### flow/run.sh
#!/bin/bash
# the make line also repeats each setting of config.mk as NAME=value (left out here)
make -C /OpenROAD-flow-scripts/flow DESIGN_CONFIG=/design/flow/config.mk WORK_HOME=/design/flow/orfs CLKGATE_MAP_FILE= finish
### flow/config.mk
export PLATFORM = sky130hd
export DESIGN_NAME = axi_dfm_v1_0
export DESIGN_NICKNAME = axi_dfm_v1_0
export VERILOG_FILES = /design/flow/design.v
export SDC_FILE = /design/flow/constraint.sdc
export NUM_CORES = 4
export LEC_CHECK = 0
export ABC_AREA = 1
export CAP_MARGIN = 10
export CELL_PAD_IN_SITES_GLOBAL_PLACEMENT = 2
export CORE_ASPECT_RATIO = 1.65
export CORE_MARGIN = 2
export CORE_UTILIZATION = 40
export CTS_CLUSTER_DIAMETER = 55
export CTS_CLUSTER_SIZE = 22
export GPL_ROUTABILITY_DRIVEN = 1
export GPL_TIMING_DRIVEN = 1
export HOLD_SLACK_MARGIN = 0.21
export MAX_ROUTING_LAYER = met5
export PLACE_DENSITY = 0.6
export SETUP_SLACK_MARGIN = 0.21
export SLEW_MARGIN = 35
export TNS_END_PERCENT = 70
### flow/constraint.sdc
create_clock -name core_clock -period 6.37 [get_ports {s_axi_aclk}]
set_input_delay 1.2740 -clock core_clock [delete_from_list [all_inputs] [get_ports {s_axi_aclk}]]
set_output_delay 1.2740 -clock core_clock [all_outputs]
set_load 0.01 [all_outputs]
### flow/design.v
module data_syn(
    input logic clk_i,
    input logic rst_n_i,
    input logic data_i,
    output logic data_o
);
logic data_a, data_b;
assign data_o = data_b;
always_ff @(posedge clk_i or negedge rst_n_i)
begin
    if (!rst_n_i) begin
        data_a <= 1'b0;
        data_b <= 1'b0;
    end else begin
        data_a <= data_i;
        data_b <= data_a;
    end
end
endmodule
module edge2en(
    input logic clk_i,
    input logic rst_n_i,
    input logic data_i,
    output logic pos_edge_o,
    output logic neg_edge_o,
    output logic any_edge_o
);
logic data_a, data_b;
assign pos_edge_o = ~data_b & data_a;
assign neg_edge_o = ~data_a & data_b;
assign any_edge_o =  data_a ^ data_b;
always_ff @(posedge clk_i or negedge rst_n_i)
begin
    if (!rst_n_i) begin
        data_a <= 1'b0;
        data_b <= 1'b0;
    end else begin
        data_a <= data_i;
        data_b <= data_a;
    end
end
endmodule
module startup #(
    parameter int W = 32
) (
    input logic clk_i,
    input logic rst_n_i,
    input logic  [4:0] gate_sync_i,
    input logic [W-1:0] gate_shift_i,
    output logic [4:0] gate_en_o
);
logic  [4:0] gate_en;
logic [W-1:0] gate_cnt;
logic        gate_next;
logic        gate_done;
assign gate_en_o = gate_en;
edge2en gate_next_en(
    .clk_i(clk_i),
    .rst_n_i(rst_n_i),
    .data_i(gate_done & (gate_en == gate_sync_i)),
    .pos_edge_o(gate_next)
);
always_ff @(posedge clk_i or negedge rst_n_i)
begin
    if (!rst_n_i) begin
        gate_en   <= 5'b00000;
        gate_cnt  <= {W{1'b0}};
        gate_done <= 1'b0;
    end else begin
        gate_en   <= gate_next ? {gate_en[3:0], (gate_sync_i != 5'b01111)} : gate_en;
        gate_cnt  <= gate_next ? {W{1'b0}} : gate_cnt + 1'b1;
        gate_done <= gate_next ? 1'b0 : (gate_cnt == gate_shift_i) ? 1'b1 : gate_done;
    end
end
endmodule
module measure #(
    parameter int W = 32
) (
    input logic clk_i,
    input logic rst_n_i,
    input logic sig_clk_i,
    input logic        gate_en_i,
    input logic [W-1:0] gate_total_i,
    output logic        reg_wr_en_o,
    output logic [2*W-1:0] reg_wr_data_o,
    output logic gate_sync_o
);
logic sig_clk_s;
logic sig_clk_p;
logic gate_sync;
logic gate_sync_n;
logic        gate_en;
logic [W-1:0] gate_cnt;
logic [W-1:0] sig_clk_cnt;
logic [W-1:0] ref_clk_cnt;
logic        reg_wr_en;
logic [2*W-1:0] reg_wr_data;
assign reg_wr_en_o   = reg_wr_en;
assign reg_wr_data_o = reg_wr_data;
assign gate_sync_o = gate_sync;
data_syn sig_clk_syn(
    .clk_i(clk_i),
    .rst_n_i(rst_n_i),
    .data_i(sig_clk_i),
    .data_o(sig_clk_s)
);
edge2en sig_clk_en(
    .clk_i(clk_i),
    .rst_n_i(rst_n_i),
    .data_i(sig_clk_s),
    .pos_edge_o(sig_clk_p)
);
edge2en gate_sync_en(
    .clk_i(clk_i),
    .rst_n_i(rst_n_i),
    .data_i(gate_sync),
    .neg_edge_o(gate_sync_n)
);
always_ff @(posedge clk_i or negedge rst_n_i)
begin
    if (!rst_n_i) begin
        gate_en  <= 1'b0;
        gate_cnt <= {W{1'b0}};
        gate_sync <= 1'b0;
        sig_clk_cnt <= {W{1'b0}};
        ref_clk_cnt <= {W{1'b0}};
        reg_wr_en   <= 1'b0;
        reg_wr_data <= {(2*W){1'b0}};
    end else begin
        if (gate_sync) begin
            gate_en  <= (gate_cnt == gate_total_i) ? 1'b0 : gate_en;
            gate_cnt <= (gate_cnt == gate_total_i) ? {W{1'b0}} : gate_cnt + 1'b1;
            gate_sync <= (sig_clk_p & ~gate_en) ? 1'b0 : gate_sync;
            sig_clk_cnt <= sig_clk_p ? sig_clk_cnt + 1'b1 : sig_clk_cnt;
            ref_clk_cnt <= ref_clk_cnt + 1'b1;
        end else begin
            gate_en  <= gate_en_i;
            gate_cnt <= {W{1'b0}};
            gate_sync <= (sig_clk_p & gate_en) ? 1'b1 : gate_sync;
            sig_clk_cnt <= reg_wr_en ? {W{1'b0}} : sig_clk_cnt;
            ref_clk_cnt <= reg_wr_en ? {W{1'b0}} : ref_clk_cnt;
        end
        reg_wr_en   <= gate_sync_n;
        reg_wr_data <= gate_sync_n ? {ref_clk_cnt, sig_clk_cnt} : reg_wr_data;
    end
end
endmodule
`timescale 1ns / 1ps
module axi_dfm_v1_0(
    input logic s_axi_aclk,
    input logic s_axi_aresetn,
    input  logic [31:0] s_axi_awaddr,
    input  logic        s_axi_awvalid,
    output logic        s_axi_awready,
    input  logic [31:0] s_axi_wdata,
    input  logic        s_axi_wvalid,
    output logic        s_axi_wready,
    output logic s_axi_bvalid,
    input  logic s_axi_bready,
    input  logic [31:0] s_axi_araddr,
    input  logic        s_axi_arvalid,
    output logic        s_axi_arready,
    output logic [31:0] s_axi_rdata,
    output logic        s_axi_rvalid,
    input  logic        s_axi_rready,
    input  logic signal_in,
    output logic signal_done
);
localparam int W = 16;
logic [4:0] gate_en;
logic [4:0] gate_sync;
logic [W-1:0] gate_shift;
logic [W-1:0] gate_total;
logic     [4:0] raw_wr_en;
logic [2*W-1:0] raw_wr_data[5];
logic           reg_wr_en;
logic [2*W-1:0] reg_wr_data;
logic [2*W-1:0] reg_rd_data;
assign s_axi_awready = s_axi_aresetn && s_axi_awvalid && (!s_axi_bvalid || s_axi_bready);
assign s_axi_wready  = s_axi_aresetn && s_axi_wvalid  && (!s_axi_bvalid || s_axi_bready);
assign s_axi_arready = s_axi_aresetn && s_axi_arvalid && (!s_axi_rvalid || s_axi_rready);
assign signal_done = reg_wr_en;
always_ff @(posedge s_axi_aclk or negedge s_axi_aresetn)
begin
    if (!s_axi_aresetn) begin
        gate_shift <= {W{1'b0}};
        gate_total <= {W{1'b0}};
        reg_rd_data <= {(2*W){1'b0}};
        s_axi_bvalid <= 1'b0;
        s_axi_rvalid <= 1'b0;
        s_axi_rdata <= 32'h0000_0000;
    end else begin
        if (s_axi_awready) begin
            case (s_axi_awaddr[7:0])
                8'h00:
                    gate_shift <= s_axi_wdata[W-1:0];
                8'h04:
                    gate_total <= s_axi_wdata[W-1:0];
                default:
                    reg_rd_data <= reg_wr_data;
            endcase
        end
        if (s_axi_arready) begin
            case (s_axi_araddr[7:0])
                8'h00:
                    s_axi_rdata <= {{(32-W){1'b0}}, gate_shift};
                8'h04:
                    s_axi_rdata <= {{(32-W){1'b0}}, gate_total};
                8'h08:
                    s_axi_rdata <= {{(32-W){1'b0}}, reg_rd_data[W-1:0]};
                8'h0C:
                    s_axi_rdata <= {{(32-W){1'b0}}, reg_rd_data[2*W-1:W]};
                default:
                    s_axi_rdata <= 32'h0000_0000;
            endcase
        end
        s_axi_bvalid <= (s_axi_bvalid & ~s_axi_bready) | s_axi_awready;
        s_axi_rvalid <= (s_axi_rvalid & ~s_axi_rready) | s_axi_arready;
    end
end
startup #(.W(W)) startup(
    .clk_i(s_axi_aclk),
    .rst_n_i(s_axi_aresetn),
    .gate_sync_i(gate_sync),
    .gate_shift_i(gate_shift),
    .gate_en_o(gate_en)
);
genvar i;
generate
    for (i = 0; i < 5; i = i + 1) begin: measure_block
        measure #(.W(W)) measure(
            .clk_i(s_axi_aclk),
            .rst_n_i(s_axi_aresetn),
            .sig_clk_i(signal_in),
            .gate_en_i(gate_en[i]),
            .gate_total_i(gate_total),
            .reg_wr_en_o(raw_wr_en[i]),
            .reg_wr_data_o(raw_wr_data[i]),
            .gate_sync_o(gate_sync[i])
        );
    end
endgenerate
always_ff @(posedge s_axi_aclk or negedge s_axi_aresetn)
begin
    if (!s_axi_aresetn) begin
        reg_wr_en   <= 1'b0;
        reg_wr_data <= {(2*W){1'b0}};
    end else begin
        reg_wr_en <= raw_wr_en[0] | raw_wr_en[1] | raw_wr_en[2] | raw_wr_en[3] | raw_wr_en[4];
        case (raw_wr_en)
            5'b00001:
                reg_wr_data <= raw_wr_data[0];
            5'b00010:
                reg_wr_data <= raw_wr_data[1];
            5'b00100:
                reg_wr_data <= raw_wr_data[2];
            5'b01000:
                reg_wr_data <= raw_wr_data[3];
            5'b10000:
                reg_wr_data <= raw_wr_data[4];
            default:
                reg_wr_data <= reg_wr_data;
        endcase
    end
end
endmodule
==> results.sh, run 1 <==
# yosys + openroad results
export IMPL_status="finished clean"
export IMPL_arrival_ns=2.93
export IMPL_layout_worst_path_cycle_share=0.659
export IMPL_dp_slack_ns=2.13
export IMPL_yosysMostFrequentCell="nand2_1"
export IMPL_worstMarginPinSlew_ns=0.818
export IMPL_top_logic_kind="simple AND/OR/NAND/NOR gates"
export IMPL_comb_power_mw=0.208
export IMPL_synthFlopType="dfrtp_1"
export IMPL_setup_viol=0
export IMPL_fin_crit_ns=4.20
export IMPL_hold_path_cell_count=0
export IMPL_die_area_mm2=0.0728
export IMPL_fmax_ghz=0.238
export IMPL_core_mm2=0.0702
export IMPL_layout_nets=3884
export IMPL_seq_area_frac_synth=0.503
export IMPL_start_kind="input port"
export IMPL_cts_resized=0
export IMPL_warning_count=94
export IMPL_grt_max_degree=146
export IMPL_path_max_fanout=63
export IMPL_row_count=125
export IMPL_synthCells=3734
export IMPL_switching_power_mw=1.73
export IMPL_synth_cellmix_simpleShare=0.281
export IMPL_reg2reg_from="gate_total[10]$_DFFE_PN0P_"
export IMPL_slew_headroom=0.455
export IMPL_ys_sh_mux=0.000354
export IMPL_path_cells="buf_8, inv_1, nor3_4, clkdlybuf4s50_1"
export IMPL_ir_worst_vdd_uv=194
export IMPL_ys_chip_area_mm2=0.0283
export IMPL_rsz0062_at_grt="false"
export IMPL_p_clk_frac=0.445
export IMPL_min_path_type="flip-flop to flip-flop"
export IMPL_wire_per_inst_um=18.8
export IMPL_grt_usage=0.246
export IMPL_final_seq_area_mm2=0.0142
export IMPL_drc_errors=0
export IMPL_ff2ff_path_depth=10
export IMPL_critPathSlowestCell="clkdlybuf4s50_1"
export IMPL_firstDrtPassIters=5
export IMPL_critPathCaptureType="output pin"
export IMPL_edf_count=0
export IMPL_yosys_warnings=6
export IMPL_power_leader="sequential cells"
export IMPL_p_leak_nw=14.6
export IMPL_path_depth=4
export IMPL_grt_pass1_vias=23675
export IMPL_htree_levels=2
export IMPL_synth_area_mm2=0.0283
export IMPL_hpwlAfterDp_mm=65.6
export IMPL_hold_start="measure_block[2].measure.sig_clk_syn.data_a$_DFF_PN0_"
export IMPL_logic_area_mm2=0.0116
export IMPL_syn2layout_area_growth_pct=10.8
export IMPL_critical_path_required_ns=5.10
export IMPL_top_cell_area_share=0.503
export IMPL_async_reset_ff_frac=1.00
export IMPL_yosys_area_share_xor_xnor=0.0180
export IMPL_setup_ws_ns=2.17
export IMPL_yosys_cells=3734
export IMPL_clk_pin_slew_ns=0.09
export IMPL_finalClockSkew_ns=0.0254
export IMPL_clk_latency_ns=0.63
export IMPL_gp_congestion=0.849
export IMPL_io_pins=142
export IMPL_vias_per_cell=5.07
export IMPL_clockRootBuffer="clkbuf_16"
export IMPL_cts_sinks=568
export IMPL_cts_buffers=45
export IMPL_power_clock_mw=3.07
export IMPL_cp_buffers_inverters=3
export IMPL_slowest_delay_ns=0.62
export IMPL_r2r_end="measure_block[3].measure.gate_en$_DFFE_PN0P_"
export IMPL_power_total_mw=6.92
export IMPL_cts_tree="built"
export IMPL_gr_total_overflow=0
export IMPL_startpoint="s_axi_aresetn"
export IMPL_area_leaders="dfrtp_1 50%, nand2_1 15%, inv_1 6.5%"
export IMPL_die_x_um=211
export IMPL_ys_ff=568
export IMPL_p_seq_frac=0.525
export IMPL_yosysUniqueCellTypes=43
export IMPL_drt_iter0_markers=1544
export IMPL_drt_total_wl_mm=88.2
export IMPL_vias=23733
export IMPL_antenna_found_initial=0
export IMPL_synth_area_per_cell_um2=7.57
export IMPL_internal_power_mw=5.19
export IMPL_final_hold_violation_count=0
export IMPL_path_class="input port to output pin"
export IMPL_fillCellCount=7278
export IMPL_clockBufferDepth=3
export IMPL_grt_first_pass_wirelength_mm=138
export IMPL_p_seq_mw=3.63
export IMPL_die_h_um=345
export IMPL_hold_path_end="measure_block[2].measure.sig_clk_syn.data_b$_DFF_PN0_"
export IMPL_cp_top_family="buffers and inverters"
export IMPL_synthTopCellsByCount="1,123 x nand2_1, 568 x dfrtp_1, 491 x inv_1"
export IMPL_rrSetupSlack_ns=3.81
export IMPL_drv_slew=0
export IMPL_max_cap_viol_count=0
export IMPL_portBuffers=61
export IMPL_fin_setup_tns_ns=0
export IMPL_top_area_cell="dfrtp_1"
export IMPL_power_frac_comb=0.030
export IMPL_hold_buffers=0
export IMPL_compound_area_frac=0.0993
export IMPL_post_cts_buffers=0
export IMPL_initial_utilization=0.402
export IMPL_p_sw_frac=0.250
export IMPL_powerDensity_mw_per_mm2=221
export IMPL_cp_endpoint="s_axi_awready"
export IMPL_ys_sh_adder=0.00930
export IMPL_diodes=0
export IMPL_ant_nets=0
stage by stage:
stage	area (um2)	utilization	std cells	hold slack, ns
6_report	31300	0.446	4683	0.354
5_1_grt	31300	0.446	4683	0.362
4_1_cts	31300	0.446	4683	0.359
3_5_place_dp	29700	0.423	4601	0.339
3_3_place_gp	29700	0.423	4601	0.334
2_1_floorplan	28300	-	3749	0.331
final cells by class:
cell class,instances,area share
flip-flops and latches,568,0.454
multi-input cells,2548,0.372
inverters,497,0.0596
clock buffers,49,0.0381
well taps,889,0.0355
repair buffers,99,0.0293
clock inverters,33,0.0118
layer usage:
| metal | routed length, um | vias up | global-route usage | part of all wire |
|---|---|---|---|---|
| li1 | - | 11846 | - | - |
| met1 | 34700 | 11414 | 0.278 | 0.39 |
| met2 | 47900 | 358 | 0.470 | 0.54 |
| met3 | 2000 | 115 | 0.0226 | 0.023 |
| met4 | 3640 | 0 | 0.0941 | 0.041 |
| met5 | 0 | - | 0 | 0 |
==> run 2: changes to the inputs <==
Settings changed: ABC_AREA 1 to 0, CAP_MARGIN 10 to 20, CELL_PAD_IN_SITES_DETAIL_PLACEMENT from default to 0, CELL_PAD_IN_SITES_GLOBAL_PLACEMENT 2 to default, CORE_ASPECT_RATIO 1.65 to 0.63, CTS_CLUSTER_DIAMETER 55 to default, CTS_CLUSTER_SIZE 22 to 83, GPL_ROUTABILITY_DRIVEN 1 to default, GPL_TIMING_DRIVEN 1 to default, HOLD_SLACK_MARGIN 0.21 to default, MAX_ROUTING_LAYER met5 to default, PLACE_DENSITY 0.6 to default, SETUP_SLACK_MARGIN 0.21 to 0.99, SLEW_MARGIN 35 to 20, TNS_END_PERCENT 70 to 5.
Clock period 6.37 ns to 3.45 ns, I/O delays scaled along.
==> results.sh, run 2 <==
# yosys + openroad results
export IMPL_synthFlopType="dfrtp_1"
export IMPL_row_count=75
export IMPL_yosys_cells=2497
export IMPL_top_cell_area_share=0.527
export IMPL_rrSetupSlack_ns=0.99
export IMPL_fillCellCount=6094
export IMPL_p_leak_nw=13.6
export IMPL_path_class="input port to output pin"
export IMPL_clockRootBuffer="clkbuf_16"
export IMPL_startpoint="s_axi_rready"
export IMPL_hpwlAfterDp_mm=50.1
export IMPL_htree_levels=2
export IMPL_yosys_area_share_xor_xnor=0.0624
export IMPL_synth_area_mm2=0.0270
export IMPL_edf_count=0
export IMPL_slowest_delay_ns=0.45
export IMPL_yosysMostFrequentCell="dfrtp_1"
export IMPL_post_route_util=0.458
export IMPL_reg2reg_from="measure_block[1].measure.reg_wr_en$_DFF_PN0_"
export IMPL_arrival_ns=1.83
export IMPL_internal_power_mw=12.3
export IMPL_firstDrtPassIters=6
export IMPL_layout_worst_path_cycle_share=0.732
export IMPL_place_area_mm2=0.0285
export IMPL_grt_usage=0.203
export IMPL_clk_latency_ns=0.65
export IMPL_ff2ff_path_depth=5
export IMPL_cp_endpoint="s_axi_arready"
export IMPL_ys_chip_area_mm2=0.0270
export IMPL_worstMarginPinSlew_ns=1.12
export IMPL_power_frac_comb=0.193
export IMPL_io_pins=142
export IMPL_clockBufferDepth=3
export IMPL_cts_tree="built"
export IMPL_switching_power_mw=5.62
export IMPL_top_logic_kind="simple AND/OR/NAND/NOR gates"
export IMPL_finalClockSkew_ns=0.0434
export IMPL_p_seq_frac=0.438
export IMPL_async_reset_ff_frac=1.00
export IMPL_drc_errors=0
export IMPL_cts_buffers=54
export IMPL_critical_path_required_ns=2.76
export IMPL_slew_headroom=0.253
export IMPL_die_area_mm2=0.0695
export IMPL_antenna_found_initial=1
export IMPL_wire_per_inst_um=20.1
export IMPL_vias_per_cell=5.61
export IMPL_critPathSlowestCell="clkdlybuf4s50_1"
export IMPL_synthTopCellsByCount="568 x dfrtp_1, 201 x nand2_1, 187 x mux2_2"
export IMPL_ir_worst_vdd_uv=430
export IMPL_ys_sh_adder=0.00975
export IMPL_top_area_cell="dfrtp_1"
export IMPL_p_sw_frac=0.314
export IMPL_synth_cellmix_simpleShare=0.159
export IMPL_compound_area_frac=0.0849
export IMPL_clk_pin_slew_ns=0.07
export IMPL_portBuffers=61
export IMPL_grt_max_degree=182
export IMPL_diodes=0
export IMPL_gr_total_overflow=0
export IMPL_met2_length_mm=27.2
export IMPL_met1_length_mm=35.2
export IMPL_fin_setup_tns_ns=0
export IMPL_yosys_warnings=6
export IMPL_gp_congestion=0.910
export IMPL_met3_length_mm=5.84
export IMPL_cp_top_family="buffers and inverters"
export IMPL_min_path_type="input port to asynchronous set/reset pin"
export IMPL_cp_buffers_inverters=3
export IMPL_ys_ff=568
export IMPL_p_seq_mw=7.84
export IMPL_core_mm2=0.0666
export IMPL_maxUsedRoutingLayer="met4"
export IMPL_fin_crit_ns=2.52
export IMPL_drt_total_wl_mm=69.6
export IMPL_drt_iter0_markers=1944
export IMPL_area_leaders="dfrtp_1 53%, mux2_2 7.8%, xnor2_1 3.9%"
export IMPL_path_depth=5
export IMPL_cts_sinks=568
export IMPL_grt_first_pass_wirelength_mm=110
export IMPL_seq_area_frac_synth=0.527
export IMPL_critPathCaptureType="output pin"
export IMPL_ant_nets=0
export IMPL_syn2layout_area_growth_pct=13.2
export IMPL_max_cap_viol_count=0
export IMPL_status="finished clean"
export IMPL_comb_power_mw=3.46
export IMPL_ys_sh_mux=0.118
export IMPL_rsz0062_at_grt="true"
export IMPL_fmax_ghz=0.396
export IMPL_path_max_fanout=2
export IMPL_path_cells="clkdlybuf4s50_1, nand2b_1, nand3_2, inv_1, dlygate4sd2_1"
export IMPL_start_kind="input port"
export IMPL_grt_pass1_vias=18538
export IMPL_postLayoutCellArea_mm2=0.0305
export IMPL_powerDensity_mw_per_mm2=586
export IMPL_fin_cells=3453
export IMPL_dp_cells=3355
export IMPL_yosysUniqueCellTypes=70
export IMPL_post_cts_buffers=0
export IMPL_power_clock_mw=6.59
export IMPL_vias=19381
export IMPL_p_clk_frac=0.368
export IMPL_r2r_end="reg_wr_data[21]$_DFFE_PN0P_"
export IMPL_final_hold_violation_count=0
export IMPL_die_x_um=331
export IMPL_power_leader="sequential cells"
export IMPL_drv_slew=0
export IMPL_die_h_um=210
export IMPL_setup_viol=0
export IMPL_initial_utilization=0.405
export IMPL_synth_area_per_cell_um2=10.8
export IMPL_warning_count=96
export IMPL_synthCells=2497
export IMPL_layout_nets=2652
[run 2: layout make-up]
type	instances	area, um2	area share
Clock buffer	75	1600	0.0525
Clock inverter	22	370	0.0121
Inverter	96	360	0.0118
Multi-Input combinational cell	1691	11800	0.387
Sequential cell	568	14200	0.466
Tap cell	885	1110	0.0363
Timing Repair Buffer	116	1060	0.0349
[run 2: routing by layer]
layer / vias up / track usage
met5: - / 0
met4: 0 / 0.0502
met3: 85 / 0.0589
met2: 541 / 0.259
met1: 9820 / 0.328
li1: 8935 / -
[run 2: stage by stage]
stage	hold slack [ns]	power (mW)	setup WS, ns
after floorplan	0.331	10.1	1.03
after global placement	0.341	11.3	0.552
after detailed placement	0.349	11.4	0.564
after CTS	0.124	18.0	0.941
after global routing	0.133	18.7	0.856
final	0.126	17.9	0.926
[run 2: what timing repair did]
action	CTS	global route
resized	5	1
pin swaps	0	0
hold buffers	1	0
hold endpoints to repair	16	0
endpoints found under the setup margin	4	21
==> run 3: changes to the inputs <==
Settings changed: ABC_AREA 0 to 1, CELL_PAD_IN_SITES_DETAIL_PLACEMENT 0 to default, CORE_ASPECT_RATIO 0.63 to default, CORE_UTILIZATION 40 to 62, CTS_CLUSTER_DIAMETER from default to 371, CTS_CLUSTER_SIZE 83 to default, PLACE_DENSITY from default to 0.6, SETUP_SLACK_MARGIN 0.99 to default, TNS_END_PERCENT 5 to default.
Clock period 3.45 ns to 2.0 ns, I/O delays scaled along.
==> results.sh, run 3 <==
# yosys + openroad results
export IMPL_status="finished clean"
export IMPL_async_reset_ff_frac=1.00
export IMPL_grt_usage=0.346
export IMPL_path_cells="clkdlybuf4s50_1"
export IMPL_path_depth=1
export IMPL_slew_headroom=0.267
export IMPL_dp_slack_ns=-0.288
export IMPL_layout_worst_path_cycle_share=0.986
export IMPL_p_seq_mw=11.6
export IMPL_worstMarginPinSlew_ns=1.10
export IMPL_arrival_ns=1.57
export IMPL_top_area_cell="dfrtp_1"
export IMPL_startpoint="s_axi_rdata[2]$_DFFE_PN0P_"
export IMPL_cp_top_family="buffers and inverters"
export IMPL_comb_power_mw=0.716
export IMPL_powerDensity_mw_per_mm2=742
export IMPL_synth_area_per_cell_um2=7.57
export IMPL_hold_start="s_axi_aresetn"
export IMPL_power_frac_comb=0.030
export IMPL_drc_errors=0
export IMPL_critPathSlowestCell="clkdlybuf4s50_1"
export IMPL_syn2layout_area_growth_pct=14.9
export IMPL_ys_chip_area_mm2=0.0283
export IMPL_htree_levels=2
export IMPL_start_kind="flip-flop"
export IMPL_post_route_util=0.719
export IMPL_internal_power_mw=18.8
export IMPL_yosys_cells=3734
export IMPL_p_clk_frac=0.490
export IMPL_vias=25443
export IMPL_finalClockSkew_ns=0.0400
export IMPL_warning_count=92
export IMPL_die_x_um=217
export IMPL_r2r_end="reg_wr_data[2]$_DFFE_PN0P_"
export IMPL_die_area_mm2=0.0473
export IMPL_dp_cells=4410
export IMPL_switching_power_mw=5.30
export IMPL_synth_area_mm2=0.0283
export IMPL_power_total_mw=24.1
export IMPL_clockBufferDepth=3
export IMPL_ant_nets=0
export IMPL_cts_tree="built"
export IMPL_p_leak_nw=15.4
export IMPL_rrSetupSlack_ns=0.09
export IMPL_setup_ws_ns=0.0272
export IMPL_grt_pass1_vias=23965
export IMPL_power_clock_mw=11.8
export IMPL_path_max_fanout=2
export IMPL_cts_buffers=59
export IMPL_die_h_um=217
export IMPL_clockRootBuffer="clkbuf_16"
export IMPL_cp_endpoint="s_axi_rdata[2]"
export IMPL_final_hold_violation_count=0
export IMPL_cts_sinks=568
export IMPL_synth_cellmix_simpleShare=0.281
export IMPL_slowest_delay_ns=0.56
export IMPL_gr_total_overflow=0
export IMPL_cp_buffers_inverters=1
export IMPL_synthFlopType="dfrtp_1"
export IMPL_ys_ff=568
export IMPL_diodes=0
export IMPL_min_path_type="input port to flip-flop"
export IMPL_p_seq_frac=0.481
export IMPL_grt_first_pass_wirelength_mm=129
export IMPL_max_cap_viol_count=0
export IMPL_clk_latency_ns=0.66
export IMPL_power_leader="clock"
export IMPL_edf_count=0
export IMPL_post_cts_buffers=0
export IMPL_yosys_warnings=6
export IMPL_reg2reg_from="measure_block[0].measure.reg_wr_en$_DFF_PN0_"
export IMPL_core_mm2=0.0452
export IMPL_compound_area_frac=0.0993
export IMPL_top_cell_area_share=0.503
export IMPL_critical_path_required_ns=1.60
export IMPL_drt_iter0_markers=2567
export IMPL_layout_nets=3997
export IMPL_setup_viol=0
export IMPL_initial_utilization=0.625
export IMPL_yosysMostFrequentCell="nand2_1"
export IMPL_firstDrtPassIters=6
export IMPL_critPathCaptureType="output pin"
export IMPL_gp_congestion=0.956
export IMPL_row_count=78
export IMPL_rsz0062_at_grt="false"
export IMPL_fin_crit_ns=1.97
export IMPL_ff2ff_path_depth=7
export IMPL_grt_max_degree=97
export IMPL_wire_per_inst_um=17.9
export IMPL_path_class="flip-flop to output pin"
export IMPL_ir_worst_vdd_uv=757
export IMPL_hold_path_cell_count=3
export IMPL_fmax_ghz=0.507
export IMPL_hpwlAfterDp_mm=58.4
export IMPL_synthTopCellsByCount="1,123 x nand2_1, 568 x dfrtp_1, 491 x inv_1"
export IMPL_io_pins=142
export IMPL_drt_total_wl_mm=80.9
export IMPL_ys_sh_mux=0.000354
export IMPL_p_sw_frac=0.220
export IMPL_fin_cells=4518
export IMPL_yosys_area_share_xor_xnor=0.0180
export IMPL_synthCells=3734
export IMPL_top_logic_kind="simple AND/OR/NAND/NOR gates"
export IMPL_yosysUniqueCellTypes=43
export IMPL_portBuffers=61
export IMPL_vias_per_cell=5.63
export IMPL_hold_path_end="s_axi_rvalid$_DFF_PN0_"
export IMPL_drv_slew=0
export IMPL_area_leaders="dfrtp_1 50%, nand2_1 15%, inv_1 6.5%"
export IMPL_seq_area_frac_synth=0.503
export IMPL_antenna_found_initial=0
export IMPL_ys_sh_adder=0.00930
export IMPL_clk_pin_slew_ns=0.06
## run 3: what timing repair did
item	in CTS	in global routing
hold buffers	1	0
hold endpoints to repair	77	0
endpoints found under the setup margin	6	10
gates resized	8	7
cloned	0	0
## run 3: stage by stage
stage | setup TNS (ns) | cell area, um2 | hold slack (ns)
6_report | 0 | 32500 | 0.0836
5_1_grt | 0 | 32500 | 0.0948
4_1_cts | 0 | 32500 | 0.0628
3_5_place_dp | -4.00 | 30300 | 0.234
3_3_place_gp | -3.49 | 30300 | 0.235
2_1_floorplan | 0 | 28300 | 0.104
## run 3: cell type report
class	instances	area, um2
Multi-Input combinational cell	2548	11600
Clock buffer	81	1720
Sequential cell	568	14200
Tap cell	600	751
Inverter	497	1870
Fill cell	3569	12700
Clock inverter	26	382
Timing Repair Buffer	198	1910
## run 3: per-layer routing
metal	vias to the layer above	share of wire	track usage	routed length (um)
li1	12094	-	-	-
met1	12243	0.43	0.493	35000
met2	942	0.45	0.534	36600
met3	164	0.073	0.0534	5930
met4	0	0.043	0.142	3470
met5	-	0	0	0
==> run 4: changes to the inputs <==
Settings changed: ABC_AREA 1 to default, CAP_MARGIN 20 to 0, CORE_UTILIZATION 62 to 72, CTS_CLUSTER_SIZE from default to 31, PLACE_DENSITY 0.6 to default, PLACE_DENSITY_LB_ADDON from default to 0.02, SETUP_SLACK_MARGIN from default to 0.57.
Clock period 2.0 ns to 1.98 ns, I/O delays scaled along.
==> results.sh, run 4 <==
# source this file to load flow results
export IMPL_status="aborted with a tool error"
export IMPL_stop_stage="global routing"
export IMPL_async_reset_ff_frac=1.00
export IMPL_yosysUniqueCellTypes=70
export IMPL_die_area_mm2=0.0390
export IMPL_ys_sh_adder=0.00975
export IMPL_edf_count=0
export IMPL_clockBufferDepth=3
export IMPL_gp_congestion=1.03
export IMPL_seq_area_frac_synth=0.527
export IMPL_yosysMostFrequentCell="dfrtp_1"
export IMPL_synth_cellmix_simpleShare=0.159
export IMPL_synthTopCellsByCount="568 x dfrtp_1, 201 x nand2_1, 187 x mux2_2"
export IMPL_die_x_um=198
export IMPL_hpwlAfterDp_mm=50.6
export IMPL_synth_area_per_cell_um2=10.8
export IMPL_cts_sinks=568
export IMPL_top_area_cell="dfrtp_1"
export IMPL_row_count=70
export IMPL_yosys_warnings=6
export IMPL_synth_area_mm2=0.0270
export IMPL_clockRootBuffer="clkbuf_16"
export IMPL_top_logic_kind="simple AND/OR/NAND/NOR gates"
export IMPL_cts_buffers=22
export IMPL_compound_area_frac=0.0849
export IMPL_die_h_um=198
export IMPL_area_leaders="dfrtp_1 53%, mux2_2 7.8%, xnor2_1 3.9%"
export IMPL_portBuffers=61
export IMPL_ys_ff=568
export IMPL_top_cell_area_share=0.527
export IMPL_yosys_cells=2497
export IMPL_synthFlopType="dfrtp_1"
export IMPL_ys_sh_mux=0.118
export IMPL_core_mm2=0.0368
export IMPL_ys_chip_area_mm2=0.0270
export IMPL_yosys_area_share_xor_xnor=0.0624
export IMPL_io_pins=142
export IMPL_initial_utilization=0.733
export IMPL_htree_levels=1
export IMPL_synthCells=2497
==> run 4: repair_timing <==
item	4_1_cts
setup endpoints to repair	412
buffers inserted	86
endpoints found under the hold margin	53
hold buffers	1
resized	355
pin swaps	62
gates cloned	24
==> run 4: stage by stage <==
stage	worst slack [ns]	TNS, ns	cell area, um2	hold WS, ns	std cells
2_1_floorplan	-0.141	-1.50	28100	0.100	2512
3_3_place_gp	-0.454	-24.18	29800	0.192	3049
3_5_place_dp	-0.532	-29.80	29800	0.192	3049
4_1_cts	0.0455	0	32600	0.0154	3188
==> run 5: changes to the inputs <==
Settings changed: CAP_MARGIN 0 to 20, CORE_UTILIZATION 72 to 68, CTS_CLUSTER_DIAMETER 371 to default, CTS_CLUSTER_SIZE 31 to 36, HOLD_SLACK_MARGIN from default to 0.29, PLACE_DENSITY_LB_ADDON 0.02 to default, SETUP_SLACK_MARGIN 0.57 to default.
Clock period 1.98 ns to 3.04 ns, I/O delays scaled along.
==> results.sh, run 5 <==
# yosys + openroad results
export IMPL_initial_utilization=0.693
export IMPL_yosys_warnings=6
export IMPL_max_cap_viol_count=0
export IMPL_layout_worst_path_cycle_share=0.919
export IMPL_vias=19601
export IMPL_critical_path_required_ns=2.43
export IMPL_synthCells=2497
export IMPL_whs_ns=0.358
export IMPL_yosysMostFrequentCell="dfrtp_1"
export IMPL_grt_usage=0.343
export IMPL_top_cell_area_share=0.527
export IMPL_core_mm2=0.0389
export IMPL_wire_per_inst_um=22.1
export IMPL_layout_nets=2669
export IMPL_firstDrtPassIters=6
export IMPL_portBuffers=61
export IMPL_yosys_area_share_xor_xnor=0.0624
export IMPL_post_route_util=0.775
export IMPL_hold_path_cell_count=0
export IMPL_ir_worst_vdd_uv=719
export IMPL_startpoint="s_axi_bready"
export IMPL_internal_power_mw=14.0
export IMPL_antenna_found_initial=0
export IMPL_p_sw_frac=0.311
export IMPL_path_depth=5
export IMPL_path_max_fanout=3
export IMPL_rrSetupSlack_ns=0.53
export IMPL_fmax_ghz=0.358
export IMPL_area_leaders="dfrtp_1 53%, mux2_2 7.8%, xnor2_1 3.9%"
export IMPL_reg2reg_from="measure_block[1].measure.reg_wr_en$_DFF_PN0_"
export IMPL_die_x_um=203
export IMPL_status="finished clean"
export IMPL_switching_power_mw=6.32
export IMPL_worstMarginPinSlew_ns=0.935
export IMPL_io_pins=142
export IMPL_yosysUniqueCellTypes=70
export IMPL_seq_area_frac_synth=0.527
export IMPL_cp_buffers_inverters=3
export IMPL_row_count=72
export IMPL_ys_ff=568
export IMPL_fillCellCount=2580
export IMPL_die_area_mm2=0.0413
export IMPL_ys_sh_mux=0.118
export IMPL_setup_viol=0
export IMPL_fin_crit_ns=2.79
export IMPL_synthTopCellsByCount="568 x dfrtp_1, 201 x nand2_1, 187 x mux2_2"
export IMPL_min_path_type="flip-flop to flip-flop"
export IMPL_htree_levels=2
export IMPL_diodes=0
export IMPL_final_hold_violation_count=0
export IMPL_grt_first_pass_wirelength_mm=109
export IMPL_warning_count=96
export IMPL_p_seq_frac=0.435
export IMPL_path_class="input port to output pin"
export IMPL_clk_latency_ns=0.62
export IMPL_post_cts_buffers=0
export IMPL_ys_chip_area_mm2=0.0270
export IMPL_syn2layout_area_growth_pct=11.9
export IMPL_vias_per_cell=6.31
export IMPL_fin_setup_tns_ns=0
export IMPL_slew_headroom=0.377
export IMPL_start_kind="input port"
export IMPL_power_frac_comb=0.201
export IMPL_p_clk_frac=0.365
export IMPL_ff2ff_path_depth=6
export IMPL_finalClockSkew_ns=0.0246
export IMPL_top_logic_kind="simple AND/OR/NAND/NOR gates"
export IMPL_powerDensity_mw_per_mm2=675
export IMPL_critPathCaptureType="output pin"
export IMPL_critPathSlowestCell="clkdlybuf4s50_1"
export IMPL_async_reset_ff_frac=1.00
export IMPL_arrival_ns=2.19
export IMPL_gr_total_overflow=0
export IMPL_edf_count=0
export IMPL_power_leader="sequential cells"
export IMPL_drt_iter0_markers=1613
export IMPL_cts_sinks=568
export IMPL_cts_tree="built"
export IMPL_die_h_um=203
export IMPL_ys_sh_adder=0.00975
export IMPL_cp_endpoint="s_axi_awready"
export IMPL_ant_nets=0
export IMPL_crit_top_cell="clkdlybuf4s50_1"
export IMPL_p_seq_mw=8.85
export IMPL_r2r_end="reg_wr_data[30]$_DFFE_PN0P_"
export IMPL_slowest_delay_ns=0.56
export IMPL_p_leak_nw=13.6
export IMPL_synth_area_per_cell_um2=10.8
export IMPL_clockBufferDepth=3
export IMPL_synthFlopType="dfrtp_1"
export IMPL_hold_start="measure_block[2].measure.sig_clk_syn.data_a$_DFF_PN0_"
export IMPL_grt_max_degree=140
export IMPL_yosys_cells=2497
export IMPL_cts_buffers=57
export IMPL_hold_path_end="measure_block[2].measure.sig_clk_syn.data_b$_DFF_PN0_"
export IMPL_rsz0062_at_grt="false"
export IMPL_clk_pin_slew_ns=0.06
export IMPL_hpwlAfterDp_mm=48.7
export IMPL_cp_top_family="buffers and inverters"
export IMPL_synth_cellmix_simpleShare=0.159
export IMPL_drv_slew=0
export IMPL_drc_errors=0
export IMPL_grt_pass1_vias=19418
export IMPL_gp_congestion=0.924
export IMPL_compound_area_frac=0.0849
export IMPL_path_cells="clkdlybuf4s50_1, nand2b_1, nand3_1, inv_1, clkdlybuf4s50_1"
export IMPL_top_area_cell="dfrtp_1"
export IMPL_synth_area_mm2=0.0270
export IMPL_drt_total_wl_mm=68.6
export IMPL_comb_power_mw=4.08
export IMPL_clockRootBuffer="clkbuf_16"
export IMPL_power_clock_mw=7.42
run 5: routing by layer:
layer  vias to the layer above  global-route usage  part of all wire
met1                      9800               0.447              0.40
met2                       653               0.573              0.49
li1                       8989                   -                 -
met3                       159              0.0486             0.057
met5                         -                   0                 0
met4                         0               0.163             0.050
run 5: stage by stage:
stage	instances	setup WS, ns	power [mW]	instance area [um2]
final	3104	0.246	20.4	30200
after global routing	3104	0.0553	21.2	30200
after CTS	3103	0.00754	20.4	30200
after detailed placement	3000	0.233	13.0	28200
after global placement	3000	0.284	12.8	28200
after floorplan	2512	0.703	11.5	27000
run 5: cell type report:
type                    instances  area (um2)  share of cell area
clock buffers                  68        1550              0.0513
repair buffers                130        1170              0.0389
multi-input cells            1691       11800               0.391
inverters                      96         360              0.0119
clock inverters                33         428              0.0142
flip-flops and latches        568       14200               0.471
well taps                     518         648              0.0215
run 5: what timing repair did:
action | in CTS | in global routing
hold buffers | 2 | 1
endpoints found under the setup margin | 0 | 0
gates resized | 0 | 0
hold endpoints to repair | 55 | 18
==> run 6: changes to the inputs <==
Settings changed: CORE_UTILIZATION 68 to 57, CTS_CLUSTER_SIZE 36 to default, HOLD_SLACK_MARGIN 0.29 to default.
Clock period 3.04 ns to 2.52 ns, I/O delays scaled along.
==> results.sh, run 6 <==
# yosys + openroad results
export IMPL_status="finished clean"
export IMPL_gr_total_overflow=0
export IMPL_drt_iter0_markers=1516
export IMPL_postLayoutCellArea_mm2=0.0305
export IMPL_synthFlopType="dfrtp_1"
export IMPL_slew_headroom=0.331
export IMPL_synthTopCellsByCount="568 x dfrtp_1, 201 x nand2_1, 187 x mux2_2"
export IMPL_hold_buffers=1
export IMPL_drt_total_wl_mm=69.7
export IMPL_min_path_type="input port to flip-flop"
export IMPL_compound_area_frac=0.0849
export IMPL_hold_path_cell_count=1
export IMPL_post_route_util=0.654
export IMPL_p_sw_frac=0.311
export IMPL_diodes=0
export IMPL_die_area_mm2=0.0491
export IMPL_p_leak_nw=13.7
export IMPL_fin_crit_ns=2.43
export IMPL_grt_max_degree=161
export IMPL_yosysMostFrequentCell="dfrtp_1"
export IMPL_yosys_warnings=6
export IMPL_startpoint="s_axi_bready"
export IMPL_synthCells=2497
export IMPL_hold_path_end="measure_block[2].measure.sig_clk_syn.data_a$_DFF_PN0_"
export IMPL_setup_viol=0
export IMPL_p_clk_frac=0.361
export IMPL_wire_per_inst_um=21.6
export IMPL_area_leaders="dfrtp_1 53%, mux2_2 7.8%, xnor2_1 3.9%"
export IMPL_clk_latency_ns=0.62
export IMPL_vias_per_cell=6.00
export IMPL_power_frac_comb=0.201
export IMPL_cts_resized=0
export IMPL_clk_pin_slew_ns=0.06
export IMPL_rrSetupSlack_ns=0.29
export IMPL_cts_sinks=568
export IMPL_power_leader="sequential cells"
export IMPL_p_seq_frac=0.438
export IMPL_clockRootBuffer="clkbuf_16"
export IMPL_path_class="input port to output pin"
export IMPL_finalClockSkew_ns=0.0240
export IMPL_rsz0062_at_grt="false"
export IMPL_critPathCaptureType="output pin"
export IMPL_logic_area_mm2=0.0118
export IMPL_cts_buffers=59
export IMPL_ir_worst_vdd_uv=664
export IMPL_reg2reg_from="measure_block[2].measure.reg_wr_en$_DFF_PN0_"
export IMPL_gp_congestion=0.927
export IMPL_row_count=79
export IMPL_yosys_area_share_xor_xnor=0.0624
export IMPL_warning_count=98
export IMPL_start_kind="input port"
export IMPL_seq_area_frac_synth=0.527
export IMPL_top_area_cell="dfrtp_1"
export IMPL_yosysUniqueCellTypes=70
export IMPL_hold_start="signal_in"
export IMPL_cts_tree="built"
export IMPL_ant_nets=0
export IMPL_firstDrtPassIters=23
export IMPL_antenna_found_initial=0
export IMPL_cp_top_family="buffers and inverters"
export IMPL_power_clock_mw=8.85
export IMPL_hpwlAfterDp_mm=50.1
export IMPL_top_logic_kind="simple AND/OR/NAND/NOR gates"
export IMPL_ys_sh_mux=0.118
export IMPL_io_pins=142
export IMPL_initial_utilization=0.578
export IMPL_path_depth=5
export IMPL_fin_setup_tns_ns=0
export IMPL_place_area_mm2=0.0285
export IMPL_layout_worst_path_cycle_share=0.964
export IMPL_grt_pass1_vias=19015
export IMPL_critical_path_required_ns=2.02
export IMPL_ys_sh_adder=0.00975
export IMPL_clockBufferDepth=3
export IMPL_final_hold_violation_count=0
export IMPL_synth_cellmix_simpleShare=0.159
export IMPL_edf_count=0
export IMPL_path_cells="clkdlybuf4s50_1, nand2b_1, nand3_1, inv_1, clkdlybuf4s50_1"
export IMPL_top_cell_area_share=0.527
export IMPL_die_x_um=221
export IMPL_powerDensity_mw_per_mm2=803
export IMPL_comb_power_mw=4.91
export IMPL_cp_endpoint="s_axi_awready"
export IMPL_cp_buffers_inverters=3
export IMPL_synth_area_mm2=0.0270
export IMPL_p_seq_mw=10.7
export IMPL_critPathSlowestCell="clkdlybuf4s50_1"
export IMPL_yosys_cells=2497
export IMPL_async_reset_ff_frac=1.00
export IMPL_worstMarginPinSlew_ns=1.00
export IMPL_slowest_delay_ns=0.54
export IMPL_r2r_end="reg_wr_data[1]$_DFFE_PN0P_"
export IMPL_arrival_ns=1.93
export IMPL_die_h_um=221
export IMPL_fillCellCount=3691
export IMPL_grt_first_pass_wirelength_mm=111
export IMPL_ys_chip_area_mm2=0.0270
export IMPL_ys_ff=568
export IMPL_internal_power_mw=16.9
export IMPL_whs_ns=0.321
export IMPL_synth_area_per_cell_um2=10.8
export IMPL_vias=19323
export IMPL_syn2layout_area_growth_pct=13.1
export IMPL_final_seq_area_mm2=0.0142
export IMPL_max_cap_viol_count=0
export IMPL_htree_levels=2
export IMPL_portBuffers=61
export IMPL_fmax_ghz=0.411
export IMPL_post_cts_buffers=0
export IMPL_layout_nets=2697
export IMPL_drv_slew=0
export IMPL_drc_errors=0
export IMPL_core_mm2=0.0467
export IMPL_crit_top_cell="clkdlybuf4s50_1"
export IMPL_path_max_fanout=3
export IMPL_grt_usage=0.290
export IMPL_ff2ff_path_depth=6
export IMPL_switching_power_mw=7.60
## run 6: metal layers
layer	vias to the layer above	wire, um	global-route usage
met1	9668	29700	0.392
met4	0	3450	0.138
met3	148	3190	0.0360
met5	-	0	0
li1	9050	-	-
met2	457	33300	0.471
## run 6: per-stage QoR
step | std cells | setup slack, ns | power [mW]
floorplan | 2512 | 0.287 | 13.9
global placement | 3117 | -0.0308 | 15.6
detailed placement | 3117 | -0.0528 | 15.8
CTS | 3223 | 0.0486 | 24.6
global route | 3223 | 0.0244 | 25.6
finish | 3223 | 0.0897 | 24.5
## run 6: area by class of cell
cell class	instances	share of cell area
Timing Repair Buffer	156	0.0465
Clock buffer	84	0.0561
Multi-Input combinational cell	1691	0.387
Sequential cell	568	0.466
Tap cell	607	0.0249
Clock inverter	21	0.00784
Inverter	96	0.0118
==> run 7: changes to the inputs <==
Settings changed: ABC_AREA from default to 0, CELL_PAD_IN_SITES_DETAIL_PLACEMENT from default to 0, CORE_ASPECT_RATIO from default to 0.63, CORE_UTILIZATION 57 to 72, CTS_CLUSTER_SIZE from default to 47, PLACE_DENSITY_LB_ADDON from default to 0.05, SETUP_SLACK_MARGIN from default to 0.5.
Clock period 2.52 ns to 2.19 ns, I/O delays scaled along.
==> results.sh, run 7 <==
# yosys + openroad results
export IMPL_status="failed layout checks"
export IMPL_so_faults="hold timing, setup timing"
export IMPL_yosys_warnings=6
export IMPL_path_cells="buf_12, or3_4, buf_6, nor3_2, nor4_2, buf_4, mux2i_1"
export IMPL_async_reset_ff_frac=1.00
export IMPL_p_clk_frac=0.307
export IMPL_slew_headroom=0.476
export IMPL_drt_iter0_markers=4360
export IMPL_final_hold_violation_count=12
export IMPL_startpoint="measure_block[3].measure.reg_wr_en$_DFF_PN0_"
export IMPL_cp_top_family="simple AND/OR/NAND/NOR gates"
export IMPL_io_pins=142
export IMPL_fin_crit_ns=2.34
export IMPL_switching_power_mw=11.1
export IMPL_top_cell_area_share=0.527
export IMPL_power_frac_comb=0.303
export IMPL_p_leak_nw=14.9
export IMPL_ff2ff_path_depth=7
export IMPL_clockRootBuffer="clkbuf_16"
export IMPL_antenna_found_initial=3
export IMPL_critPathCaptureType="flip-flop"
export IMPL_post_route_util=0.910
export IMPL_vias_per_cell=7.48
export IMPL_clockBufferDepth=3
export IMPL_cp_endpoint="reg_wr_data[3]$_DFFE_PN0P_"
export IMPL_die_area_mm2=0.0390
export IMPL_gr_total_overflow=0
export IMPL_ir_worst_vdd_uv=859
export IMPL_max_cap_viol_count=0
export IMPL_cts_sinks=568
export IMPL_powerDensity_mw_per_mm2=952
export IMPL_r2r_end="reg_wr_data[3]$_DFFE_PN0P_"
export IMPL_cp_buffers_inverters=3
export IMPL_cts_buffers=50
export IMPL_min_path_type="input port to asynchronous set/reset pin"
export IMPL_slowest_delay_ns=0.60
export IMPL_drc_errors=0
export IMPL_setup_ws_ns=-0.152
export IMPL_clk_latency_ns=0.62
export IMPL_compound_area_frac=0.0849
export IMPL_die_x_um=248
export IMPL_synthFlopType="dfrtp_1"
export IMPL_fin_setup_tns_ns=-0.252
export IMPL_p_sw_frac=0.347
export IMPL_synthTopCellsByCount="568 x dfrtp_1, 201 x nand2_1, 187 x mux2_2"
export IMPL_grt_first_pass_wirelength_mm=123
export IMPL_start_kind="flip-flop"
export IMPL_p_seq_frac=0.390
export IMPL_grt_usage=0.418
export IMPL_dp_slack_ns=-0.323
export IMPL_yosysMostFrequentCell="dfrtp_1"
export IMPL_power_total_mw=32.1
export IMPL_yosys_area_share_xor_xnor=0.0624
export IMPL_hpwlAfterDp_mm=50.9
export IMPL_synth_area_per_cell_um2=10.8
export IMPL_rrSetupSlack_ns=-0.15
export IMPL_synth_area_mm2=0.0270
export IMPL_drt_total_wl_mm=100
export IMPL_fin_cells=3254
export IMPL_wire_per_inst_um=30.8
export IMPL_seq_area_frac_synth=0.527
export IMPL_path_class="flip-flop to flip-flop"
export IMPL_cts_tree="built"
export IMPL_layout_nets=2850
export IMPL_top_logic_kind="simple AND/OR/NAND/NOR gates"
export IMPL_rsz0062_at_grt="true"
export IMPL_dp_cells=3015
export IMPL_critPathSlowestCell="nor3_2"
export IMPL_comb_power_mw=9.75
export IMPL_die_h_um=158
export IMPL_layout_worst_path_cycle_share=1.07
export IMPL_grt_pass1_vias=21005
export IMPL_power_clock_mw=9.85
export IMPL_setup_viol=5
export IMPL_warning_count=100
export IMPL_yosys_cells=2497
export IMPL_drv_slew=0
export IMPL_ys_ff=568
export IMPL_power_leader="sequential cells"
export IMPL_synthCells=2497
export IMPL_ant_nets=0
export IMPL_postLayoutCellArea_mm2=0.0337
export IMPL_internal_power_mw=21.0
export IMPL_firstDrtPassIters=10
export IMPL_worstMarginPinSlew_ns=0.786
export IMPL_place_area_mm2=0.0290
export IMPL_p_seq_mw=12.5
export IMPL_syn2layout_area_growth_pct=25.1
export IMPL_whs_ns=-0.0487
export IMPL_fmax_ghz=0.427
export IMPL_ys_sh_mux=0.118
export IMPL_area_leaders="dfrtp_1 53%, mux2_2 7.8%, xnor2_1 3.9%"
export IMPL_top_area_cell="dfrtp_1"
export IMPL_core_mm2=0.0371
export IMPL_grt_max_degree=152
export IMPL_ys_chip_area_mm2=0.0270
export IMPL_clk_pin_slew_ns=0.08
export IMPL_portBuffers=61
export IMPL_arrival_ns=2.88
export IMPL_row_count=56
export IMPL_ys_sh_adder=0.00975
export IMPL_htree_levels=2
export IMPL_yosysUniqueCellTypes=70
export IMPL_finalClockSkew_ns=0.0406
export IMPL_path_depth=7
export IMPL_vias=24328
export IMPL_initial_utilization=0.727
export IMPL_synth_cellmix_simpleShare=0.159
export IMPL_reg2reg_from="measure_block[3].measure.reg_wr_en$_DFF_PN0_"
export IMPL_edf_count=0
export IMPL_path_max_fanout=16
export IMPL_gp_congestion=0.981
export IMPL_critical_path_required_ns=2.73
==> run 7: repair_timing <==
item                       CTS  global route
hold buffers                 1             0
hold endpoints to repair    36             0
setup endpoints to repair  284           486
gates cloned                11            13
pin swaps                   42            76
setup buffers               41            85
gates resized              209           302
==> run 7: cell type report <==
cell class | instances | area (um2)
Antenna cell | 2 | 5.00
Clock buffer | 67 | 1430
Clock inverter | 19 | 312
Fill cell | 1246 | 3330
Inverter | 96 | 372
Multi-Input combinational cell | 1696 | 13500
Sequential cell | 568 | 14300
Tap cell | 493 | 617
Timing Repair Buffer | 313 | 3190
==> run 7: layer usage <==
metal	part of all wire	global-route usage	vias to the layer above
li1	-	-	9354
met1	0.34	0.607	11723
met2	0.42	0.595	2457
met3	0.16	0.142	788
met4	0.073	0.137	6
met5	0.0014	0	-
==> run 8: changes to the inputs <==
Settings changed: ABC_AREA 0 to default, CELL_PAD_IN_SITES_DETAIL_PLACEMENT 0 to default, CORE_ASPECT_RATIO 0.63 to default, CTS_CLUSTER_DIAMETER from default to 44, CTS_CLUSTER_SIZE 47 to 31, PLACE_DENSITY from default to 0.78, PLACE_DENSITY_LB_ADDON 0.05 to default, SETUP_SLACK_MARGIN 0.5 to 0.25.
Clock period 2.19 ns to 1.98 ns, I/O delays scaled along.
==> results.sh, run 8 <==
# source this file to load flow results
export IMPL_status="aborted with a tool error"
export IMPL_stop_stage="global routing"
export IMPL_error_line="[ERROR GRT-0232] Routing congestion too high. Check the congestion heatmap in the GUI."
export IMPL_portBuffers=61
export IMPL_ys_chip_area_mm2=0.0270
export IMPL_dp_cells=3057
export IMPL_cts_buffers=54
export IMPL_initial_utilization=0.733
export IMPL_top_cell_area_share=0.527
export IMPL_htree_levels=2
export IMPL_synth_area_per_cell_um2=10.8
export IMPL_yosys_warnings=6
export IMPL_synthTopCellsByCount="568 x dfrtp_1, 201 x nand2_1, 187 x mux2_2"
export IMPL_synth_cellmix_simpleShare=0.159
export IMPL_ys_sh_mux=0.118
export IMPL_synthFlopType="dfrtp_1"
export IMPL_cts_sinks=568
export IMPL_ys_sh_adder=0.00975
export IMPL_ys_ff=568
export IMPL_area_leaders="dfrtp_1 53%, mux2_2 7.8%, xnor2_1 3.9%"
export IMPL_yosysUniqueCellTypes=70
export IMPL_yosysMostFrequentCell="dfrtp_1"
export IMPL_synthCells=2497
export IMPL_gp_congestion=1.06
export IMPL_seq_area_frac_synth=0.527
export IMPL_die_area_mm2=0.0390
export IMPL_top_logic_kind="simple AND/OR/NAND/NOR gates"
export IMPL_io_pins=142
export IMPL_yosys_area_share_xor_xnor=0.0624
export IMPL_clockBufferDepth=3
export IMPL_core_mm2=0.0368
export IMPL_gr_total_overflow=6
export IMPL_compound_area_frac=0.0849
export IMPL_row_count=70
export IMPL_top_area_cell="dfrtp_1"
export IMPL_synth_area_mm2=0.0270
export IMPL_hpwlAfterDp_mm=51.1
export IMPL_yosys_cells=2497
export IMPL_die_h_um=198
export IMPL_clockRootBuffer="clkbuf_16"
export IMPL_grt_usage=0.787
export IMPL_edf_count=0
export IMPL_die_x_um=198
export IMPL_async_reset_ff_frac=1.00
run 8: metrics by stage:
step / setup TNS (ns) / cell area, um2 / utilization / worst slack (ns)
after global placement: -25.69 / 29500 / 0.803 / -0.443
after detailed placement: -28.44 / 29500 / 0.803 / -0.475
after floorplan: -1.50 / 27600 / - / -0.141
after CTS: 0 / 33600 / 0.913 / 0.0225
run 8: per-layer routing:
layer / global-route usage / overflow
met1: 0.772 / 0
met2: 0.921 / 1
met3: 0.694 / 1
met4: 0.757 / 4
met5: 0.496 / 0
run 8: timing repair:
action	in CTS
gates resized	329
buffers inserted	82
cloned	15
setup endpoints to repair	272
pin swaps	106
endpoints found under the hold margin	42
hold buffers	1
==> run 9: changes to the inputs <==
Settings changed: CORE_UTILIZATION 72 to 10, CTS_CLUSTER_DIAMETER 44 to default, CTS_CLUSTER_SIZE 31 to default, PLACE_DENSITY 0.78 to 0.6, SETUP_SLACK_MARGIN 0.25 to default.
Clock period 1.98 ns to 5.45 ns, I/O delays scaled along.
==> results.sh, run 9 <==
# yosys + openroad results
export IMPL_gp_congestion=0.812
export IMPL_startpoint="s_axi_aresetn"
export IMPL_powerDensity_mw_per_mm2=344
export IMPL_vias_per_cell=3.13
export IMPL_grt_usage=0.0493
export IMPL_r2r_end="reg_wr_data[23]$_DFFE_PN0P_"
export IMPL_async_reset_ff_frac=1.00
export IMPL_top_logic_kind="simple AND/OR/NAND/NOR gates"
export IMPL_p_leak_nw=13.6
export IMPL_comb_power_mw=2.22
export IMPL_area_leaders="dfrtp_1 53%, mux2_2 7.8%, xnor2_1 3.9%"
export IMPL_seq_area_frac_synth=0.527
export IMPL_gr_total_overflow=0
export IMPL_path_depth=4
export IMPL_power_leader="sequential cells"
export IMPL_arrival_ns=2.69
export IMPL_setup_viol=0
export IMPL_dp_slack_ns=1.54
export IMPL_fin_crit_ns=3.78
export IMPL_p_seq_mw=4.92
export IMPL_hold_buffers=0
export IMPL_synth_cellmix_simpleShare=0.159
export IMPL_synthTopCellsByCount="568 x dfrtp_1, 201 x nand2_1, 187 x mux2_2"
export IMPL_p_seq_frac=0.421
export IMPL_path_cells="buf_8, nand3_1, inv_1, clkdlybuf4s50_1"
export IMPL_cp_top_family="buffers and inverters"
export IMPL_slowest_delay_ns=0.55
export IMPL_htree_levels=3
export IMPL_synth_area_mm2=0.0270
export IMPL_critPathCaptureType="output pin"
export IMPL_critPathSlowestCell="clkdlybuf4s50_1"
export IMPL_warning_count=96
export IMPL_edf_count=0
export IMPL_synthCells=2497
export IMPL_grt_max_degree=182
export IMPL_drc_errors=0
export IMPL_rsz0062_at_grt="false"
export IMPL_finalClockSkew_ns=0.0194
export IMPL_clockRootBuffer="clkbuf_16"
export IMPL_ant_nets=0
export IMPL_firstDrtPassIters=6
export IMPL_cp_buffers_inverters=3
export IMPL_clk_pin_slew_ns=0.06
export IMPL_min_path_type="flip-flop to flip-flop"
export IMPL_synth_area_per_cell_um2=10.8
export IMPL_antenna_found_initial=5
export IMPL_post_route_util=0.127
export IMPL_grt_first_pass_wirelength_mm=110
export IMPL_setup_ws_ns=1.67
export IMPL_fin_cells=6116
export IMPL_dp_cells=5995
export IMPL_p_sw_frac=0.309
export IMPL_portBuffers=61
export IMPL_ir_worst_vdd_uv=263
export IMPL_row_count=190
export IMPL_post_cts_buffers=0
export IMPL_hpwlAfterDp_mm=48.7
export IMPL_syn2layout_area_growth_pct=26.0
export IMPL_vias=19154
export IMPL_wire_per_inst_um=11.4
export IMPL_yosys_cells=2497
export IMPL_worstMarginPinSlew_ns=1.08
export IMPL_status="finished clean"
export IMPL_yosys_warnings=6
export IMPL_cts_resized=0
export IMPL_path_max_fanout=97
export IMPL_drt_total_wl_mm=69.4
export IMPL_start_kind="input port"
export IMPL_ys_chip_area_mm2=0.0270
export IMPL_yosysUniqueCellTypes=70
export IMPL_initial_utilization=0.101
export IMPL_internal_power_mw=8.09
export IMPL_die_h_um=523
export IMPL_ys_sh_mux=0.118
export IMPL_ys_ff=568
export IMPL_layout_worst_path_cycle_share=0.694
export IMPL_fin_setup_tns_ns=0
export IMPL_slew_headroom=0.278
export IMPL_hold_path_cell_count=0
export IMPL_switching_power_mw=3.61
export IMPL_compound_area_frac=0.0849
export IMPL_reg2reg_from="measure_block[2].measure.reg_wr_en$_DFF_PN0_"
export IMPL_power_total_mw=11.7
export IMPL_fillCellCount=30274
export IMPL_ys_sh_adder=0.00975
export IMPL_cp_endpoint="s_axi_awready"
export IMPL_rrSetupSlack_ns=2.67
export IMPL_top_cell_area_share=0.527
export IMPL_drv_slew=0
export IMPL_clockBufferDepth=3
export IMPL_grt_pass1_vias=18702
export IMPL_fmax_ghz=0.264
export IMPL_final_hold_violation_count=0
export IMPL_critical_path_required_ns=4.36
export IMPL_logic_area_mm2=0.0118
export IMPL_clk_latency_ns=0.60
export IMPL_p_clk_frac=0.389
export IMPL_cts_tree="built"
export IMPL_synthFlopType="dfrtp_1"
export IMPL_layout_nets=2639
export IMPL_io_pins=142
export IMPL_ff2ff_path_depth=4
export IMPL_cts_sinks=568
export IMPL_path_class="input port to output pin"
export IMPL_hold_path_end="measure_block[2].measure.sig_clk_syn.data_b$_DFF_PN0_"
export IMPL_drt_iter0_markers=1524
export IMPL_power_frac_comb=0.190
export IMPL_power_clock_mw=4.55
export IMPL_max_cap_viol_count=0
export IMPL_yosys_area_share_xor_xnor=0.0624
export IMPL_hold_start="measure_block[2].measure.sig_clk_syn.data_a$_DFF_PN0_"
export IMPL_final_seq_area_mm2=0.0142
export IMPL_die_x_um=523
export IMPL_core_mm2=0.268
export IMPL_top_area_cell="dfrtp_1"
export IMPL_cts_buffers=66
export IMPL_die_area_mm2=0.274
export IMPL_yosysMostFrequentCell="dfrtp_1"
-- run 9: per-layer routing --
layer	wire [um]	share of wire	vias up	GRT usage
met5	0	0	-	0
met4	1770	0.025	0	0.0152
met3	3120	0.045	110	0.00678
met2	32000	0.46	477	0.0796
met1	32600	0.47	9636	0.0678
li1	-	-	8931	-
-- run 9: per-stage QoR --
stage               cell area, um2  hold slack (ns)
floorplan                    27000            0.331
finish                       34000            0.351
CTS                          33900            0.354
global placement             31700            0.338
global route                 34000            0.365
detailed placement           31700            0.340
-- run 9: cell type report --
class,instances,area share
inverter,96,0.0106
tap,3552,0.131
antenna,1,0.0000737
clock buffer,95,0.0560
sequential,568,0.418
multi-input combinational,1691,0.348
clock inverter,22,0.00958
timing repair buffer,91,0.0265
==> run 10: changes to the inputs <==
Settings changed: CORE_UTILIZATION 10 to 57, PLACE_DENSITY 0.6 to default.
Clock period 5.45 ns to 2.5 ns, I/O delays scaled along.
==> results.sh, run 10 <==
# yosys + openroad results
export IMPL_top_area_cell="dfrtp_1"
export IMPL_cts_buffers=60
export IMPL_cp_endpoint="s_axi_awready"
export IMPL_area_leaders="dfrtp_1 53%, mux2_2 7.8%, xnor2_1 3.9%"
export IMPL_path_class="flip-flop to output pin"
export IMPL_internal_power_mw=17.4
export IMPL_layout_worst_path_cycle_share=0.949
export IMPL_clockBufferDepth=3
export IMPL_worstMarginPinSlew_ns=1.03
export IMPL_ir_worst_vdd_uv=702
export IMPL_synth_area_mm2=0.0270
export IMPL_top_cell_area_share=0.527
export IMPL_power_leader="sequential cells"
export IMPL_path_depth=4
export IMPL_max_cap_viol_count=0
export IMPL_die_x_um=221
export IMPL_yosys_warnings=6
export IMPL_grt_usage=0.287
export IMPL_clockRootBuffer="clkbuf_16"
export IMPL_syn2layout_area_growth_pct=13.6
export IMPL_vias_per_cell=5.97
export IMPL_yosysUniqueCellTypes=70
export IMPL_startpoint="s_axi_bvalid$_DFF_PN0_"
export IMPL_die_h_um=221
export IMPL_synth_area_per_cell_um2=10.8
export IMPL_ant_nets=0
export IMPL_reg2reg_from="measure_block[2].measure.reg_wr_en$_DFF_PN0_"
export IMPL_p_seq_mw=10.8
export IMPL_clk_latency_ns=0.62
export IMPL_drt_total_wl_mm=68.7
export IMPL_post_route_util=0.656
export IMPL_core_mm2=0.0467
export IMPL_p_clk_frac=0.374
export IMPL_r2r_end="reg_wr_data[1]$_DFFE_PN0P_"
export IMPL_cts_sinks=568
export IMPL_ys_chip_area_mm2=0.0270
export IMPL_setup_viol=0
export IMPL_ys_sh_mux=0.118
export IMPL_synth_cellmix_simpleShare=0.159
export IMPL_grt_pass1_vias=18899
export IMPL_ys_sh_adder=0.00975
export IMPL_postLayoutCellArea_mm2=0.0306
export IMPL_antenna_found_initial=1
export IMPL_critPathSlowestCell="clkdlybuf4s50_1"
export IMPL_switching_power_mw=7.59
export IMPL_ff2ff_path_depth=5
export IMPL_synthTopCellsByCount="568 x dfrtp_1, 201 x nand2_1, 187 x mux2_2"
export IMPL_drv_slew=0
export IMPL_arrival_ns=1.87
export IMPL_grt_max_degree=179
export IMPL_final_hold_violation_count=0
export IMPL_power_clock_mw=9.35
export IMPL_io_pins=142
export IMPL_min_path_type="input port to asynchronous set/reset pin"
export IMPL_powerDensity_mw_per_mm2=817
export IMPL_cp_buffers_inverters=2
export IMPL_synthCells=2497
export IMPL_yosys_cells=2497
export IMPL_edf_count=0
export IMPL_async_reset_ff_frac=1.00
export IMPL_yosysMostFrequentCell="dfrtp_1"
export IMPL_p_leak_nw=13.8
export IMPL_hpwlAfterDp_mm=49.8
export IMPL_drt_iter0_markers=1513
export IMPL_fin_crit_ns=2.37
export IMPL_rsz0062_at_grt="false"
export IMPL_cts_tree="built"
export IMPL_cp_top_family="buffers and inverters"
export IMPL_fin_setup_tns_ns=0
export IMPL_p_seq_frac=0.432
export IMPL_drc_errors=0
export IMPL_row_count=79
export IMPL_start_kind="flip-flop"
export IMPL_place_area_mm2=0.0285
export IMPL_post_cts_buffers=0
export IMPL_synthFlopType="dfrtp_1"
export IMPL_clk_pin_slew_ns=0.06
export IMPL_htree_levels=2
export IMPL_status="finished clean"
export IMPL_initial_utilization=0.578
export IMPL_warning_count=98
export IMPL_seq_area_frac_synth=0.527
export IMPL_portBuffers=61
export IMPL_layout_nets=2691
export IMPL_grt_first_pass_wirelength_mm=110
export IMPL_fmax_ghz=0.421
export IMPL_p_sw_frac=0.303
export IMPL_comb_power_mw=4.85
export IMPL_slowest_delay_ns=0.54
export IMPL_wire_per_inst_um=21.3
export IMPL_critical_path_required_ns=2.00
export IMPL_finalClockSkew_ns=0.0213
export IMPL_gr_total_overflow=0
export IMPL_critPathCaptureType="output pin"
export IMPL_die_area_mm2=0.0491
export IMPL_gp_congestion=0.877
export IMPL_dp_slack_ns=-0.0669
export IMPL_power_total_mw=25.0
export IMPL_vias=19293
export IMPL_path_max_fanout=3
export IMPL_power_frac_comb=0.194
export IMPL_compound_area_frac=0.0849
export IMPL_top_logic_kind="simple AND/OR/NAND/NOR gates"
export IMPL_yosys_area_share_xor_xnor=0.0624
export IMPL_path_cells="nand2b_1, nand3_2, inv_1, clkdlybuf4s50_1"
export IMPL_slew_headroom=0.315
export IMPL_setup_ws_ns=0.127
export IMPL_rrSetupSlack_ns=0.19
export IMPL_ys_ff=568
export IMPL_firstDrtPassIters=25
run 10: area by class of cell:
class	instances	area, um2
antenna	4	10.0
clock buffer	88	1790
clock inverter	26	324
fill	3653	16000
inverter	96	360
multi-input combinational	1691	11800
sequential	568	14200
tap	607	759
timing repair buffer	149	1370
run 10: timing repair:
item,4_1_cts,5_1_grt
setup endpoints to repair,0,132
gates resized,0,2
hold buffers,2,0
endpoints found under the hold margin,26,0
run 10: layer usage:
metal  vias up  GRT usage  part of all wire
li1       9052          -                 -
met1      9636      0.393              0.44
met2       479      0.455              0.47
met3       126     0.0337             0.044
met4         0      0.149             0.050
met5         -          0                 0
run 10: stage by stage:
stage	instances	hold WS (ns)
final	3229	0.0340
after global routing	3228	0.177
after CTS	3225	0.125
after detailed placement	3109	0.336
after global placement	3109	0.331
after floorplan	2512	0.204
Power figures rest on the tool's default switching activity, not on a simulated workload.
